==> inputs of raven <==
==> flow/design.v <==
`timescale 1ns/1ps
module axi_fifo #(
    parameter WIDTH     = 32,
    parameter DEPTH     = 16,
    parameter PTR_WIDTH = 4    
)(
    input  logic             clk,
    input  logic             resetn, 
    input  logic             push,
    input  logic [WIDTH-1:0] fifo_wdata,
    input  logic             pop,
    output wire  [WIDTH-1:0] fifo_rdata,
    output wire              fifo_full,
    output wire              fifo_empty
);
logic [WIDTH-1:0]   mem [DEPTH-1:0];
logic [PTR_WIDTH:0] wptr;
logic [PTR_WIDTH:0] rptr;
wire [PTR_WIDTH:0] fill_level;
wire               wrap;
always @(posedge clk) begin
    if (push && (!fifo_full)) begin
        mem[wptr[PTR_WIDTH-1:0]] <= fifo_wdata;
    end
end
always @(posedge clk or negedge resetn) begin
    if (!resetn) begin
        wptr <= {PTR_WIDTH+1{1'b0}};
    end else if (push && (!fifo_full)) begin
        wptr <= wptr + {{(PTR_WIDTH){1'b0}}, 1'b1};
    end
end
always @(posedge clk or negedge resetn) begin
    if (!resetn) begin
        rptr <= {PTR_WIDTH+1{1'b0}};
    end else if (pop && (!fifo_empty)) begin
        rptr <= rptr + {{(PTR_WIDTH){1'b0}}, 1'b1};
    end
end
assign wrap = wptr[PTR_WIDTH] ^ rptr[PTR_WIDTH];
assign fill_level = {wrap, wptr[PTR_WIDTH-1:0]} - {1'b0, rptr[PTR_WIDTH-1:0]};
assign fifo_full = (fill_level == DEPTH);
assign fifo_empty = (fill_level == {PTR_WIDTH+1{1'b0}});
assign fifo_rdata = mem[rptr[PTR_WIDTH-1:0]];
endmodule
`timescale 1ns/1ps
module axi4_dut 
   (
    input wire ACLK,
    input wire ARESETn,
    input wire [4-1:0] MEM_AWID,
    input wire [32-1:0] MEM_AWADDR,
    input wire [8-1:0] MEM_AWLEN,
    input wire [3-1:0] MEM_AWSIZE,
    input wire [2-1:0] MEM_AWBURST,
    input wire [1-1:0] MEM_AWLOCK,
    input wire [4-1:0] MEM_AWCACHE,
    input wire [3-1:0] MEM_AWPROT,
    input wire [4-1:0] MEM_AWQOS,
    input wire MEM_AWVALID,
    output wire MEM_AWREADY,
    input wire [32-1:0] MEM_WDATA,
    input wire [(32/8)-1:0] MEM_WSTRB,
    input wire MEM_WLAST,
    input wire MEM_WVALID,
    output wire MEM_WREADY,
    output wire [4-1:0] MEM_BID,
    output wire [2-1:0] MEM_BRESP,
    output wire MEM_BVALID,
    input wire MEM_BREADY,
    input wire [4-1:0] MEM_ARID,
    input wire [32-1:0] MEM_ARADDR,
    input wire [8-1:0] MEM_ARLEN,
    input wire [3-1:0] MEM_ARSIZE,
    input wire [2-1:0] MEM_ARBURST,
    input wire [1-1:0] MEM_ARLOCK,
    input wire [4-1:0] MEM_ARCACHE,
    input wire [3-1:0] MEM_ARPROT,
    input wire [4-1:0] MEM_ARQOS,
    input wire MEM_ARVALID,
    output wire MEM_ARREADY,
    output wire [4-1:0] MEM_RID,
    output wire [32-1:0] MEM_RDATA,
    output wire [2-1:0] MEM_RRESP,
    output wire MEM_RLAST,
    output wire MEM_RVALID,
    input wire MEM_RREADY
);
reg [32-1:0] reg_bank [0:32-1];
wire	aw_push;
wire	aw_pop;
wire	w_push;
wire	w_pop;
wire	ar_push;
wire	ar_pop;
wire	r_push;
wire	r_pop;
wire	b_push;
wire	b_pop;
wire	aw_fifo_full;
wire	aw_fifo_empty;
wire	w_fifo_full;
wire	w_fifo_empty;
wire	ar_fifo_full;
wire	ar_fifo_empty;
wire	r_fifo_full;
wire	r_fifo_empty;
wire	b_fifo_full;
wire	b_fifo_empty;
wire [(32 + 8 + 3 + 2 + 4 + 3 + 1 + 4 +  4 + 7  )-1:0] aw_fifo_wdata;
wire [(32 + 8 + 3 + 2 + 4 + 3 + 1 + 4 +  4 + 7  )-1:0] aw_fifo_rdata;
wire [( 32 + 8 + 3 + 2 + 4 + 3 +1 +4 +4 + 7 )-1:0] ar_fifo_wdata;
wire [( 32 + 8 + 3 + 2 + 4 + 3 +1 +4 +4 + 7 )-1:0] ar_fifo_rdata;
wire [(1 + (32/8) + 32 )-1:0]  w_fifo_wdata;
wire [(1 + (32/8) + 32 )-1:0]  w_fifo_rdata;
wire [( 32 + 2 + 4 + 2 )-1:0]  r_fifo_rdata;
wire [(2 + 4 )-1:0]  b_fifo_wdata;
wire [(2 + 4 )-1:0]  b_fifo_rdata;
reg [( 32 + 2 + 4 + 2 )-1:0] r_fifo_wdata;
reg [2-1:0] bresp_int;  
axi_fifo #(
    .WIDTH((32 + 8 + 3 + 2 + 4 + 3 + 1 + 4 +  4 + 7  )),
    .DEPTH(16),
    .PTR_WIDTH(4)
) aw_fifo (
    .clk(ACLK),
    .resetn(ARESETn),
    .push(aw_push),
    .fifo_wdata(aw_fifo_wdata),
    .pop(aw_pop),
    .fifo_rdata(aw_fifo_rdata),
    .fifo_full(aw_fifo_full),
    .fifo_empty(aw_fifo_empty)
);
assign aw_push = MEM_AWVALID && MEM_AWREADY && !aw_fifo_full;
assign MEM_AWREADY = !aw_fifo_full;
assign aw_pop = !aw_fifo_empty && !w_fifo_empty && !b_fifo_full;
assign aw_fifo_wdata = {MEM_AWID, MEM_AWADDR, MEM_AWLEN, {{1'b0}, MEM_AWSIZE}, {{2'b00}, MEM_AWBURST}, MEM_AWCACHE, {{1'b0}, MEM_AWPROT}, {{3'b000}, MEM_AWLOCK}, MEM_AWQOS};  
axi_fifo #(
    .WIDTH((1 + (32/8) + 32 )),
    .DEPTH(16),
    .PTR_WIDTH(4)
) w_fifo (
    .clk(ACLK),
    .resetn(ARESETn),
    .push(w_push),
    .fifo_wdata(w_fifo_wdata),
    .pop(w_pop),
    .fifo_rdata(w_fifo_rdata),
    .fifo_full(w_fifo_full),
    .fifo_empty(w_fifo_empty)
);
assign w_push = MEM_WVALID && MEM_WREADY && !w_fifo_full;
assign MEM_WREADY = !w_fifo_full;
assign w_pop = !w_fifo_empty && aw_pop;
assign w_fifo_wdata = {MEM_WLAST, MEM_WSTRB, MEM_WDATA};
axi_fifo #(
    .WIDTH((2 + 4 )),
    .DEPTH(16),
    .PTR_WIDTH(4)
) b_fifo (
    .clk(ACLK),
    .resetn(ARESETn),
    .push(b_push),
    .fifo_wdata(b_fifo_wdata),
    .pop(b_pop),
    .fifo_rdata(b_fifo_rdata),
    .fifo_full(b_fifo_full),
    .fifo_empty(b_fifo_empty)
);
assign b_push = w_pop && !b_fifo_full && aw_pop;
assign b_pop = MEM_BREADY && MEM_BVALID;
assign MEM_BVALID = !b_fifo_empty;
assign MEM_BID = b_fifo_rdata[(2 + 4 )-1:(2 + 4 )-4];
assign MEM_BRESP = b_fifo_rdata[(2 + 4 )-4-1:0];
assign b_fifo_wdata = {aw_fifo_rdata[(32 + 8 + 3 + 2 + 4 + 3 + 1 + 4 +  4 + 7  )-1:(32 + 8 + 3 + 2 + 4 + 3 + 1 + 4 +  4 + 7  )-4], bresp_int};
axi_fifo #(
    .WIDTH(( 32 + 8 + 3 + 2 + 4 + 3 +1 +4 +4 + 7 )),
    .DEPTH(16),
    .PTR_WIDTH(4)
) ar_fifo (
    .clk(ACLK),
    .resetn(ARESETn),
    .push(ar_push),
    .fifo_wdata(ar_fifo_wdata),
    .pop(ar_pop),
    .fifo_rdata(ar_fifo_rdata),
    .fifo_full(ar_fifo_full),
    .fifo_empty(ar_fifo_empty)
);
assign ar_push = MEM_ARVALID && MEM_ARREADY && !ar_fifo_full;  
assign MEM_ARREADY = !ar_fifo_full;
assign ar_pop = !ar_fifo_empty && !r_fifo_full;
assign ar_fifo_wdata = {MEM_ARID, MEM_ARADDR, MEM_ARLEN, {{1'b0}, MEM_ARSIZE}, {{2'b00}, MEM_ARBURST}, MEM_ARCACHE, {{1'b0}, MEM_ARPROT}, {{3'b000}, MEM_ARLOCK}, MEM_ARQOS};
axi_fifo #(
    .WIDTH(( 32 + 2 + 4 + 2 )),
    .DEPTH(16),
    .PTR_WIDTH(4)
) r_fifo (
    .clk(ACLK),
    .resetn(ARESETn),
    .push(r_push),
    .fifo_wdata(r_fifo_wdata),
    .pop(r_pop),
    .fifo_rdata(r_fifo_rdata),
    .fifo_full(r_fifo_full),
    .fifo_empty(r_fifo_empty)
);
assign r_push = ar_pop && !r_fifo_full;
assign r_pop = MEM_RREADY && MEM_RVALID;
assign MEM_RVALID = !r_fifo_empty;
assign MEM_RID = r_fifo_rdata[( 32 + 2 + 4 + 2 )-1:2+2+32];
assign MEM_RDATA = r_fifo_rdata[32-1:0];
assign MEM_RRESP = r_fifo_rdata[2+2+32-1:32];
assign MEM_RLAST = 1'b1;
always @(posedge ACLK or negedge ARESETn) begin
    if (!ARESETn) begin
        integer i;
        for (i = 0; i < 32; i = i + 1) begin
            reg_bank[i] <= {32{1'b0}};
        end
    end else begin
        if (aw_pop && w_pop) begin
            if (aw_fifo_rdata[(32 + 8 + 3 + 2 + 4 + 3 + 1 + 4 +  4 + 7  )-5:32] >= 32'h00000000 && aw_fifo_rdata[(32 + 8 + 3 + 2 + 4 + 3 + 1 + 4 +  4 + 7  )-5:32] <= 32'h0000001F) begin
                reg_bank[aw_fifo_rdata[(32 + 8 + 3 + 2 + 4 + 3 + 1 + 4 +  4 + 7  )-5:32]] <= w_fifo_rdata[32-1:0];
            end
        end
    end
end
always @(*) begin
    bresp_int = 2'b00;
    if (aw_pop && w_pop) begin
        if (aw_fifo_rdata[(32 + 8 + 3 + 2 + 4 + 3 + 1 + 4 +  4 + 7  )-5:32] >= 32'h00000000 && aw_fifo_rdata[(32 + 8 + 3 + 2 + 4 + 3 + 1 + 4 +  4 + 7  )-5:32] <= 32'h0000001F) begin
            bresp_int = 2'b00;  
        end else begin
            bresp_int = 2'b11;  
        end
    end
end
always @(*) begin
    r_fifo_wdata = {( 32 + 2 + 4 + 2 ){1'b0}};
    if (!ARESETn) begin
        r_fifo_wdata = {( 32 + 2 + 4 + 2 ){1'b0}};
    end else begin
        if (ar_pop) begin
            if (ar_fifo_rdata[( 32 + 8 + 3 + 2 + 4 + 3 +1 +4 +4 + 7 )-5:32] >= 32'h00000000 && ar_fifo_rdata[( 32 + 8 + 3 + 2 + 4 + 3 +1 +4 +4 + 7 )-5:32] <= 32'h0000001F) begin
                r_fifo_wdata = {ar_fifo_rdata[( 32 + 8 + 3 + 2 + 4 + 3 +1 +4 +4 + 7 )-1:( 32 + 8 + 3 + 2 + 4 + 3 +1 +4 +4 + 7 )-4], {{2'b00}, 2'b00}, reg_bank[ar_fifo_rdata[( 32 + 8 + 3 + 2 + 4 + 3 +1 +4 +4 + 7 )-5:32]]};
            end else begin
                r_fifo_wdata = {ar_fifo_rdata[( 32 + 8 + 3 + 2 + 4 + 3 +1 +4 +4 + 7 )-1:( 32 + 8 + 3 + 2 + 4 + 3 +1 +4 +4 + 7 )-4], {{2'b00}, 2'b11}, {32{1'b0}}};  
            end
        end
    end
end
endmodule
==> flow/run.sh <==
#!/bin/bash
# the make line also repeats each setting of config.mk as NAME=value (left out here)
make -C /OpenROAD-flow-scripts/flow DESIGN_CONFIG=/design/flow/config.mk WORK_HOME=/design/flow/orfs CLKGATE_MAP_FILE= finish
==> flow/config.mk <==
export PLATFORM = sky130hd
export DESIGN_NAME = axi4_dut
export DESIGN_NICKNAME = axi4_dut
export VERILOG_FILES = /design/flow/design.v
export SDC_FILE = /design/flow/constraint.sdc
export NUM_CORES = 4
export LEC_CHECK = 0
export ABC_AREA = 0
export CAP_MARGIN = 30
export CORE_ASPECT_RATIO = 0.98
export CORE_MARGIN = 2
export CORE_UTILIZATION = 72
export CTS_CLUSTER_SIZE = 14
export GPL_ROUTABILITY_DRIVEN = 0
export GPL_TIMING_DRIVEN = 1
export HOLD_SLACK_MARGIN = -0.07
export MIN_ROUTING_LAYER = met1
export PLACE_DENSITY_LB_ADDON = 0.0
export SETUP_SLACK_MARGIN = 1.12
export SLEW_MARGIN = 20
export TNS_END_PERCENT = 35
==> flow/constraint.sdc <==
create_clock -name core_clock -period 3.91 [get_ports {ACLK}]
set_input_delay 0.7820 -clock core_clock [delete_from_list [all_inputs] [get_ports {ACLK}]]
set_output_delay 0.7820 -clock core_clock [all_outputs]
set_load 0.01 [all_outputs]
==> inputs of violet, as changes to raven <==
Settings changed: CAP_MARGIN 30 to 20, CTS_CLUSTER_SIZE 14 to 37.
==> inputs of quartz, as changes to raven <==
Settings changed: ABC_AREA 0 to default, CAP_MARGIN 30 to 20, CORE_ASPECT_RATIO 0.98 to default, CORE_UTILIZATION 72 to 70, CTS_CLUSTER_SIZE 14 to 29, GPL_ROUTABILITY_DRIVEN 0 to default, GPL_TIMING_DRIVEN 1 to default, HOLD_SLACK_MARGIN -0.07 to default, MIN_ROUTING_LAYER met1 to default, PLACE_DENSITY from default to 0.6, PLACE_DENSITY_LB_ADDON 0.0 to default, SETUP_SLACK_MARGIN 1.12 to 1.36, TNS_END_PERCENT 35 to default.
==> flow/constraint.sdc (replaced) <==
create_clock -name core_clock -period 5.32 [get_ports {ACLK}]
set_input_delay 1.0640 -clock core_clock [delete_from_list [all_inputs] [get_ports {ACLK}]]
set_output_delay 1.0640 -clock core_clock [all_outputs]
set_load 0.01 [all_outputs]
==> inputs of cedar, as changes to raven <==
Settings changed: ABC_AREA 0 to default, CAP_MARGIN 30 to 20, CORE_ASPECT_RATIO 0.98 to default, CORE_UTILIZATION 72 to 40, CTS_CLUSTER_SIZE 14 to default, GPL_ROUTABILITY_DRIVEN 0 to default, GPL_TIMING_DRIVEN 1 to default, HOLD_SLACK_MARGIN -0.07 to default, MAX_ROUTING_LAYER from default to met4, MIN_ROUTING_LAYER met1 to default, PLACE_DENSITY_LB_ADDON 0.0 to 0.16, SETUP_SLACK_MARGIN 1.12 to 1.39, TNS_END_PERCENT 35 to default.
==> flow/constraint.sdc (replaced) <==
create_clock -name core_clock -period 10.0 [get_ports {ACLK}]
set_input_delay 2.0000 -clock core_clock [delete_from_list [all_inputs] [get_ports {ACLK}]]
set_output_delay 2.0000 -clock core_clock [all_outputs]
set_load 0.01 [all_outputs]
==> results <==
GRT Overall Usage: raven 42.7%; violet 43.1%; cedar 22.2%; quartz 37.5%
Worst setup slack for register-to-register paths: raven -340 ps; violet -170 ps; cedar 3400 ps; quartz 1110 ps
Met1 track utilization from global routing: raven 57.1%; violet 56.6%; cedar 29.7%; quartz 51.2%
NonClk Buf Share: raven 6.80%; violet 6.13%; cedar 2.27%; quartz 5.81%
Endpoints failing setup: raven 1038; violet 482; cedar 0; quartz 0
FILL cells: raven 7265; violet 7535; cedar 27991; quartz 8603
Share of the final layout cell area in multi-input gates: raven 23.7%; violet 23.5%; cedar 23.3%; quartz 24.0%
CP max FO: raven 16; violet 16; cedar 42; quartz 5
Vias in the first global route: raven 81534; violet 82230; cedar 72815; quartz 76559
Relative area of clock buffers and inverters in the final design: raven 6.57%; violet 6.81%; cedar 7.43%; quartz 6.66%
Internal power: raven 82.3 mW; violet 82.2 mW; cedar 29.8 mW; quartz 59.9 mW
Height of the chip: raven 430 µm; violet 430 µm; cedar 582 µm; quartz 441 µm
CTS Hold Buffers Added: raven 1; violet 1; cedar 0; quartz 0
Post-route insts no fill: raven 10643; violet 10546; cedar 12172; quartz 10657
P_comb: raven 50.4 mW; violet 48.6 mW; cedar 15.0 mW; quartz 35.6 mW
Initial antenna violation count: raven 17; violet 13; cedar 32; quartz 19
Net Switching: raven 48.6 mW; violet 47.2 mW; cedar 16.8 mW; quartz 34.0 mW
Status: raven complete, but fails checks; violet complete, but fails checks; cedar complete, no violations; quartz complete, no violations
Reasons for failing layout checks: raven setup timing; violet setup timing; cedar -; quartz -
Delay of the slowest critical-path stage: raven 680 ps; violet 510 ps; cedar 1040 ps; quartz 540 ps
Power and IR drop assume default switching activity.
